## pokey_advanced
module pokey_advanced (
    input clk,               
    input enable_179mhz,     
    input reset_n,           
    input [3:0] addr,        
    input [7:0] din,         
    input we,                
    output reg audio_pwm     
);
==> flow/config.mk <==
export PLATFORM = sky130hd
export DESIGN_NAME = pokey_advanced
export DESIGN_NICKNAME = pokey_advanced
export VERILOG_FILES = /design/flow/design.v
export SDC_FILE = /design/flow/constraint.sdc
export NUM_CORES = 4
export LEC_CHECK = 0
export CAP_MARGIN = 20
export CORE_MARGIN = 2
export CORE_UTILIZATION = 72
export CTS_CLUSTER_SIZE = 37
export PLACE_DENSITY_LB_ADDON = 0.26
export SLEW_MARGIN = 20
==> flow/constraint.sdc <==
create_clock -name core_clock -period 3.95 [get_ports {clk}]
set_input_delay 0.7900 -clock core_clock [delete_from_list [all_inputs] [get_ports {clk}]]
set_output_delay 0.7900 -clock core_clock [all_outputs]
set_load 0.01 [all_outputs]
run.sh (not shown) runs the stock make flow with config.mk's settings and CLKGATE_MAP_FILE=.
The starting point completed and failed the layout checks on setup timing.
Next try:
- CTS_CLUSTER_SIZE: 37 -> default
- PLACE_DENSITY_LB_ADDON: 0.26 -> default
- clock period: 3.95 -> 5.2 ns (I/O delays scaled with it)
Result:
- The new run completed without violations
- synthesized area stays the same
- setup slack is better by 0.89 ns
- via count goes down by 5.3%
- sequential power goes down by 24%
- synthesized cell count stays the same
- core utilization goes down by 2.6 points
- die size does not change
- cell area goes down by 3.0%
Next try:
- CORE_UTILIZATION: 72 -> 14
- clock period: 5.2 -> 8.42 ns (I/O delays scaled with it)
After rerunning: The new run went through all stages and came out clean. Cell count is higher by 57%. Core utilization is lower by 65 points. Non-clock buffer count is lower by 2. Wire length is lower by 0.89%. Total power is lower by 42%. Sequential power is lower by 38%. Via count is lower by 4.1%. Worst hold slack is about the same. Register-to-register slack improved by 3.1 ns.
Next try:
- ABC_AREA: default -> 1
- CORE_UTILIZATION: 14 -> 50
- clock period: 8.42 -> 4.01 ns (I/O delays scaled with it)
Effect: The new run completed with no timing, DRC or antenna violations; clock-buffer cell count increases by 1; wire length increases by 7.5%; global-route usage increases by 16 points; sequential share of layout area increases by 0.12 points.

== run 1 ==
The RTL this note starts from:
==> flow/design.v <==
module pokey_advanced (
    input clk,               
    input enable_179mhz,     
    input reset_n,           
    input [3:0] addr,        
    input [7:0] din,         
    input we,                
    output reg audio_pwm     
);
    reg [7:0] audf [0:3];  
    reg [7:0] audc [0:3];  
    reg [7:0] audctl;      
    reg [3:0]  poly4;
    reg [4:0]  poly5;
    reg [16:0] poly17; 
    reg [15:0] counter [0:3]; 
    reg [3:0]  chan_out;    
    reg [4:0] count_64k;    
    reg [6:0] count_15k;    
    reg tick_64khz;
    reg tick_15khz;
    always @(posedge clk) begin
        tick_64khz <= 0;
        tick_15khz <= 0;
        if (!reset_n) begin
            count_64k <= 0;
            count_15k <= 0;
        end else if (enable_179mhz) begin
            if (count_64k == 27) begin  
                count_64k <= 0;
                tick_64khz <= 1;
            end else begin
                count_64k <= count_64k + 1;
            end
            if (count_15k == 113) begin  
                count_15k <= 0;
                tick_15khz <= 1;
            end else begin
                count_15k <= count_15k + 1;
            end
        end
    end
    always @(posedge clk) begin
        if (!reset_n) begin
            audctl <= 0;
            audc[0]<=0; audc[1]<=0; audc[2]<=0; audc[3]<=0;
            audf[0]<=0; audf[1]<=0; audf[2]<=0; audf[3]<=0;
        end else if (we) begin
            case (addr)
                0: audf[0] <= din;
                1: audc[0] <= din;
                2: audf[1] <= din;
                3: audc[1] <= din;
                4: audf[2] <= din;
                5: audc[2] <= din;
                6: audf[3] <= din;
                7: audc[3] <= din;
                8: audctl <= din;
            endcase
        end
    end
    wire p4_next = !(poly4[3] ^ poly4[2]);
    wire p5_next = !(poly5[4] ^ poly5[2]);
    wire p17_next = !(poly17[16] ^ poly17[4]);
    always @(posedge clk) begin
        if (!reset_n) begin
            poly4 <= 4'b1011;
            poly5 <= 5'b10101;
            poly17 <= 17'b10101010101010101;
        end else if (enable_179mhz) begin
            poly4 <= {poly4[2:0], p4_next};
            poly5 <= {poly5[3:0], p5_next};
            poly17 <= {poly17[15:0], p17_next};
        end
    end
    wire link_12 = audctl[4];
    wire link_34 = audctl[3];
    wire use_15khz = audctl[0];  
    integer i;
    reg channel_tick;  
    always @(posedge clk) begin
        if (!reset_n) begin
            counter[0] <= 0; counter[1] <= 0; counter[2] <= 0; counter[3] <= 0;
            chan_out <= 0;
        end else
        for (i=0; i<4; i=i+1) begin
            channel_tick = (use_15khz) ? tick_15khz : tick_64khz;
            if (i == 0 && audctl[6]) channel_tick = enable_179mhz;
            if (i == 2 && audctl[5]) channel_tick = enable_179mhz;
            if (channel_tick) begin
                if (!((i==1 && link_12) || (i==3 && link_34))) begin
                    if (counter[i] == 0) begin
                        if (i==0 && link_12) 
                            counter[i] <= {audf[1], audf[0]}; 
                        else if (i==2 && link_34) 
                            counter[i] <= {audf[3], audf[2]}; 
                        else 
                            counter[i] <= audf[i];
                        case (audc[i][7:5])
                            3'b000: chan_out[i] <= poly17[16] && poly5[4];  
                            3'b001: chan_out[i] <= poly5[4];                
                            3'b010: chan_out[i] <= poly17[16] && poly5[4]; 
                            3'b011: chan_out[i] <= poly5[4];               
                            3'b100: chan_out[i] <= poly17[16];              
                            3'b101: chan_out[i] <= ~chan_out[i];            
                            3'b110: chan_out[i] <= poly17[16];             
                            3'b111: chan_out[i] <= ~chan_out[i];            
                        endcase
                    end else begin
                        counter[i] <= counter[i] - 1;
                    end
                end
            end
        end
    end
    reg [5:0] mixed_audio; 
    integer k;
    always @(*) begin
        mixed_audio = 0;
        for (k=0; k<4; k=k+1) begin
            if (chan_out[k]) begin
                mixed_audio = mixed_audio + audc[k][3:0];
            end
        end
    end
    reg [5:0] pwm_counter;
    always @(posedge clk) begin
        if (!reset_n) begin
            pwm_counter <= 0;
            audio_pwm <= 0;
        end else begin
            pwm_counter <= pwm_counter + 1;
            audio_pwm <= (pwm_counter < mixed_audio);
        end
    end
endmodule
==> flow/config.mk <==
export PLATFORM = sky130hd
export DESIGN_NAME = pokey_advanced
export DESIGN_NICKNAME = pokey_advanced
export VERILOG_FILES = /design/flow/design.v
export SDC_FILE = /design/flow/constraint.sdc
export NUM_CORES = 4
export LEC_CHECK = 0
export ABC_AREA = 0
export CAP_MARGIN = 15
export CELL_PAD_IN_SITES_DETAIL_PLACEMENT = 2
export CELL_PAD_IN_SITES_GLOBAL_PLACEMENT = 0
export CORE_MARGIN = 2
export CORE_UTILIZATION = 63
export CTS_CLUSTER_DIAMETER = 73
export CTS_CLUSTER_SIZE = 62
export MAX_ROUTING_LAYER = met4
export MIN_ROUTING_LAYER = met1
export PLACE_DENSITY_LB_ADDON = 0.17
export SLEW_MARGIN = 20
==> flow/constraint.sdc <==
create_clock -name core_clock -period 6.5 [get_ports {clk}]
set_input_delay 1.3000 -clock core_clock [delete_from_list [all_inputs] [get_ports {clk}]]
set_output_delay 1.3000 -clock core_clock [all_outputs]
set_load 0.01 [all_outputs]
As the logs show, run 1 stopped at detailed placement (3_5_place_dp) after a tool error, so it never reached the end of the flow.
--- input diff run 1..run 2 ---
- CELL_PAD_IN_SITES_GLOBAL_PLACEMENT: 0 -> unset
- CORE_ASPECT_RATIO: unset -> 1.27
- CTS_CLUSTER_SIZE: 62 -> unset
- CAP_MARGIN: 15 -> 35
- CTS_CLUSTER_DIAMETER: 73 -> 80
- HOLD_SLACK_MARGIN: unset -> -0.08
- CORE_UTILIZATION: 63 -> 72
- PLACE_DENSITY_LB_ADDON: 0.17 -> unset
- CELL_PAD_IN_SITES_DETAIL_PLACEMENT: 2 -> unset
- the clock period (ns, I/O delays scaled along): 6.5 -> 3.49
### Flow results
- From the logs: run 2 reached the end of the flow and failed the layout checks with negative setup slack.
- Run 1 and run 2 ended up with nearly the same count of buffers inserted at the top-level ports.
- Summary — horizontal die size, run 2 relative to run 1: lower, by 20 µm.
- Re synthesized area: no difference whatsoever between run 2 and run 1.
- The run showing the greater placer's final routability congestion estimate is run 2.
- Run 2 against run 1: number of nets produced by synthesis ~0 delta; die size -about 12%.
- Compared with run 1, run 2 shows share of the core filled by cells before placement higher by 9.7 points.
- Relative to run 1, cell row count increased by about 5% in run 2.
#### Input delta (run 3 over run 2)
- HOLD_SLACK_MARGIN no longer set, was -0.08
- CORE_UTILIZATION now 68, was 72
- CTS_CLUSTER_DIAMETER no longer set, was 80
- the clock period (ns, I/O delays scaled along) now 3.89, was 3.49
==> results <==
Final standard cell area without fillers across run 3 and run 2: no real change. Completing all stages was not enough for run 3: its layout failed the final checks because of negative setup slack. Ran to the end and failed final checks on negative setup slack: run 2. Run 3 ends up with lower leakage power than run 2 does. Max setup slack of the worst register-to-register path across run 3 and run 2: run 3. Per the comparison of run 3 with run 2, worst setup slack rose 0.47 ns, reported combinational group power fell 12%, clock network power fell about 11%. Per the comparison of run 3 with run 2, maximum achievable frequency higher; global-route usage lost 2.5 points; signed area change from the synthesized netlist to the final layout +0.25 points; power per cell area now smaller.

// pokey_advanced: RTL as listed in full above, without the edits since
export LEC_CHECK = 0
export ABC_AREA = 0
export CAP_MARGIN = 35
export CORE_ASPECT_RATIO = 1.27
export CORE_MARGIN = 7
export CORE_UTILIZATION = 27
export CTS_CLUSTER_DIAMETER = 396
export CTS_CLUSTER_SIZE = 94
export MAX_ROUTING_LAYER = met5
export MIN_ROUTING_LAYER = met1
export PLACE_DENSITY_LB_ADDON = 0.15
export SETUP_SLACK_MARGIN = -0.05
export SLEW_MARGIN = 20
create_clock -name core_clock -period 3.89 [get_ports {clk}]
The baseline completed, yet does not pass: setup timing.
==> next run, changes <==
ABC_AREA = 1   (was 0)
CORE_MARGIN = 2   (was 7)
CORE_UTILIZATION = 72   (was 27)
CTS_CLUSTER_DIAMETER = 113   (was 396)
CTS_CLUSTER_SIZE = 24   (was 94)
clock period = 2.89 ns   (was 3.89 ns; I/O delays follow)
Outcome: The changed run reached the layout checks and failed them: setup timing. Synthesized area climbs by 5.6%. Critical path depth climbs by 5. Die area drops by 64%. Core utilization climbs by 51 points. Fmax climbs by 22%. Sequential cell count does not change. Count of clock-buffer cells in the layout climbs by 4. Via count climbs by 32%. Combinational power climbs to 3.3 times its value. Setup slack loses 0.22 ns.
==> next run, changes <==
CAP_MARGIN = 20   (was 35)
CORE_ASPECT_RATIO = unset   (was 1.27)
CTS_CLUSTER_DIAMETER = unset   (was 113)
CTS_CLUSTER_SIZE = 10   (was 24)
MAX_ROUTING_LAYER = unset   (was met5)
MIN_ROUTING_LAYER = unset   (was met1)
PLACE_DENSITY = 0.39   (was unset)
PLACE_DENSITY_LB_ADDON = unset   (was 0.15)
SETUP_SLACK_MARGIN = 0.38   (was -0.05)
What happened:
- The new run finished with setup timing left
- via count is about the same
- design area increases by 1.1%
- wire length is about the same
==> next run, changes <==
CTS_CLUSTER_DIAMETER = 364   (was unset)
CTS_CLUSTER_SIZE = 14   (was 10)
PLACE_DENSITY = unset   (was 0.39)
PLACE_DENSITY_LB_ADDON = 0.19   (was unset)
SETUP_SLACK_MARGIN = -0.07   (was 0.38)
What happened: The new run produced a layout that fails on setup timing. Synthesized area stays the same. Final cell count is about the same. Cell area falls by 0.33%. First-iteration DRC count rises by 15%. Synthesized cell count does not change. Routed wire length rises by 5.2%.
==> next run, changes <==
CAP_MARGIN = 40   (was 20)
CTS_CLUSTER_DIAMETER = 386   (was 364)
HOLD_SLACK_MARGIN = 0.29   (was unset)
SETUP_SLACK_MARGIN = 0.31   (was -0.07)
After rerunning: The new run finished with setup timing left; fmax went up by 4.0%; sequential power barely changes; worst hold slack hardly moves; register-to-register slack is better by 0.15 ns; utilization decreases by 0.28 points; total power drops by 2.7%; first-iteration DRC count went down by about 11%; worst setup slack is better by 0.15 ns; area after synthesis does not change; via count decreases by about 1.5%.
==> next run, changes <==
CAP_MARGIN = 20   (was 40)
CORE_UTILIZATION = 69   (was 72)
CTS_CLUSTER_DIAMETER = unset   (was 386)
CTS_CLUSTER_SIZE = unset   (was 14)
HOLD_SLACK_MARGIN = unset   (was 0.29)
PLACE_DENSITY = 0.39   (was unset)
PLACE_DENSITY_LB_ADDON = unset   (was 0.19)
SETUP_SLACK_MARGIN = unset   (was 0.31)
The changed run finished but fails on setup timing.
Via count goes down by 2.9%.
Clock-buffer cell count goes down by 1.
Non-clock buffer count is unchanged.
Design area hardly moves.
Synthesized area stays the same.
Critical path depth goes up by 3.
Global-route usage goes down by 2.8 points.
Power and IR drop assume default switching activity.
